## sierra
// triangle
module triangle(clk, reset, nt, xi, yi, busy, po, xo, yo);
input        clk, reset, nt;
input  [2:0] xi, yi;
output       busy, po;
output [2:0] xo, yo;
reg busy, po;
reg [4:0] state, next_state;  
reg [6:0] x_cor[0:2];         
reg [6:0] y_cor[0:2];         
reg [1:0] s0_count;           
reg s1_count;                 
reg s2_count;                 
reg s7_count;                 
reg [4:0] horiz;              
reg [3:0] out_count;          
reg signed [8:0] a[0:1];      
reg signed [8:0] b[0:1];      
reg signed [8:0] c[0:1];      
reg [3:0] ep, save_ep;        
reg signed [7:0] value;       
reg [1:0] o_idx;              
reg [2:0] xo, yo;             
reg loc;                      
reg [3:0] start;              
parameter s0=5'd0,s1=5'd1,s2=5'd2,s3=5'd3,s4=5'd4,s5=5'd5,s6=5'd6,s7=5'd7;
integer i,j;
always @(posedge clk or posedge reset)begin
    if(reset) state<=s0;
    else state<=next_state;
end
always @(*)begin
    case(state)
        s0:next_state=(s0_count==2'd3)?s1:s0;
        s1:next_state=(s1_count==1'b1)?s2:s1;
        s2:next_state=(out_count==y_cor[0]||out_count==y_cor[1]||out_count==y_cor[2])?s5:((s2_count==1'b1)?((value==8'd0)?s5:((value[7]==1'b0)?s3:s4)):s2);
        s3:next_state=(o_idx==2'd2)?s5:s2;
        s4:next_state=(o_idx==2'd1)?s5:s2;
        s5:next_state=(out_count==y_cor[0]||out_count==y_cor[2])?s6:((loc==1'b0)?((out_count==y_cor[1])?((start==x_cor[1])?s6:s5):((start==ep)?s6:s5)):((start==x_cor[0])?s6:s5));
        s6:next_state=(out_count==y_cor[2])?s7:s2;
        s7:next_state=(s7_count==1'b1)?s0:s7;
        default:next_state=s0;
    endcase
end
always @(posedge clk or posedge reset)begin
    if(reset) busy<=1'b0;
    else begin
        if(state==s7&&s7_count==1'b1) busy<=1'b0;
        else if(state==s0&&s0_count==2'd0&&nt==1'b0) busy<=1'b0;
        else busy<=1'b1;
    end
end
always @(posedge clk or posedge reset)begin
    if(reset) s0_count<=2'd0;
    else begin
        if(state==s7) s0_count<=2'd0;
        else if(state==s0&&s0_count==2'd0&&nt==1'b0) s0_count<=2'd0;
        else s0_count<=s0_count+2'd1;
    end
end
always @(posedge clk or posedge reset)begin
    if(reset)begin
        s1_count<=1'b0;
    end
    else begin
        if(state==s1) s1_count<=1'b1;
  ...
make LEC_CHECK=0 ABC_AREA=1 CAP_MARGIN=20 CORE_ASPECT_RATIO=1.42 CORE_MARGIN=2 CORE_UTILIZATION=72 CTS_CLUSTER_DIAMETER=366 CTS_CLUSTER_SIZE=99 SLEW_MARGIN=20 TNS_END_PERCENT=5 finish   # period 1.2 ns
run.sh (not shown) runs the stock make flow with config.mk's settings and CLKGATE_MAP_FILE=.
sierra: it failed during 5_1_grt, and the tool reported GRT-0232.
### sierra -> zinc
- CTS_CLUSTER_DIAMETER no longer set, was 366
- CORE_ASPECT_RATIO no longer set, was 1.42
- CTS_CLUSTER_SIZE no longer set, was 99
- TNS_END_PERCENT no longer set, was 5
- PLACE_DENSITY_LB_ADDON now 0.19, previously not set
- SETUP_SLACK_MARGIN now -0.09, previously not set
- the clock period (ns, I/O delays scaled along) now 3.94, was 1.2
Findings:
Although zinc finished all stages, its layout failed final checks on negative setup slack.
Placed instance area ended up about 9% lower on zinc than on sierra.
Post-synthesis chip area from yosys: sierra vs zinc — no meaningful difference
Between zinc and sierra, the die area does not differ in any meaningful way.
Die span in y ends up lower on zinc.
Horizontal extent of the die, sierra and zinc, higher one = zinc.
Setup changes, zinc to indigo
- CTS_CLUSTER_DIAMETER newly set to 366
- PLACE_DENSITY_LB_ADDON removed (was 0.19)
- CTS_CLUSTER_SIZE newly set to 99
- TNS_END_PERCENT newly set to 5
- SETUP_SLACK_MARGIN removed (was -0.09)
- the clock period (ns, I/O delays scaled along) changed from 3.94 to 1.39
Results
The layout from indigo, despite a flow that completed every stage, fails the layout checks, with the failing checks listed as negative setup slack. Diff zinc -> indigo: cell depth of the worst flop-to-flop path went down about 12%; antenna diode count went up 1; final cell count went up 95. Side by side, maximum single-stage delay on the critical path turned out higher in indigo than in zinc. The first-iteration DRC count of indigo is higher than that of zinc. Compared with zinc, indigo shows a smallest hold slack that is 0.30 ns lower. Against zinc, final area in indigo came out worse. Re netlist area before placement: no difference whatsoever between indigo and zinc.
--- input diff indigo..delta ---
- setting SETUP_SLACK_MARGIN to 0.94 for the first time
- removing TNS_END_PERCENT (formerly 5)
- removing CTS_CLUSTER_SIZE (formerly 99)
- removing CTS_CLUSTER_DIAMETER (formerly 366)
- changing the clock period (ns, I/O delays scaled along) from 1.39 to 5.04
- delta: PASS, flow complete, no timing, DRC or antenna violations
- Relative to indigo, delta improves time the worst path needs with I/O delays and setup.
- Compared with indigo, delta shows a lower fraction of power consumed by combinational cells.
- delta against indigo; highest clock rate is up by a little under 10%.
- ~same clock latency reported for the late side of the worst-skew pair in delta and indigo
- Changes observed in delta relative to indigo: total power draw shrank by 72%; count of cell instances traversed by the critical path shrank by 1.
Power and IR drop assume default switching activity.
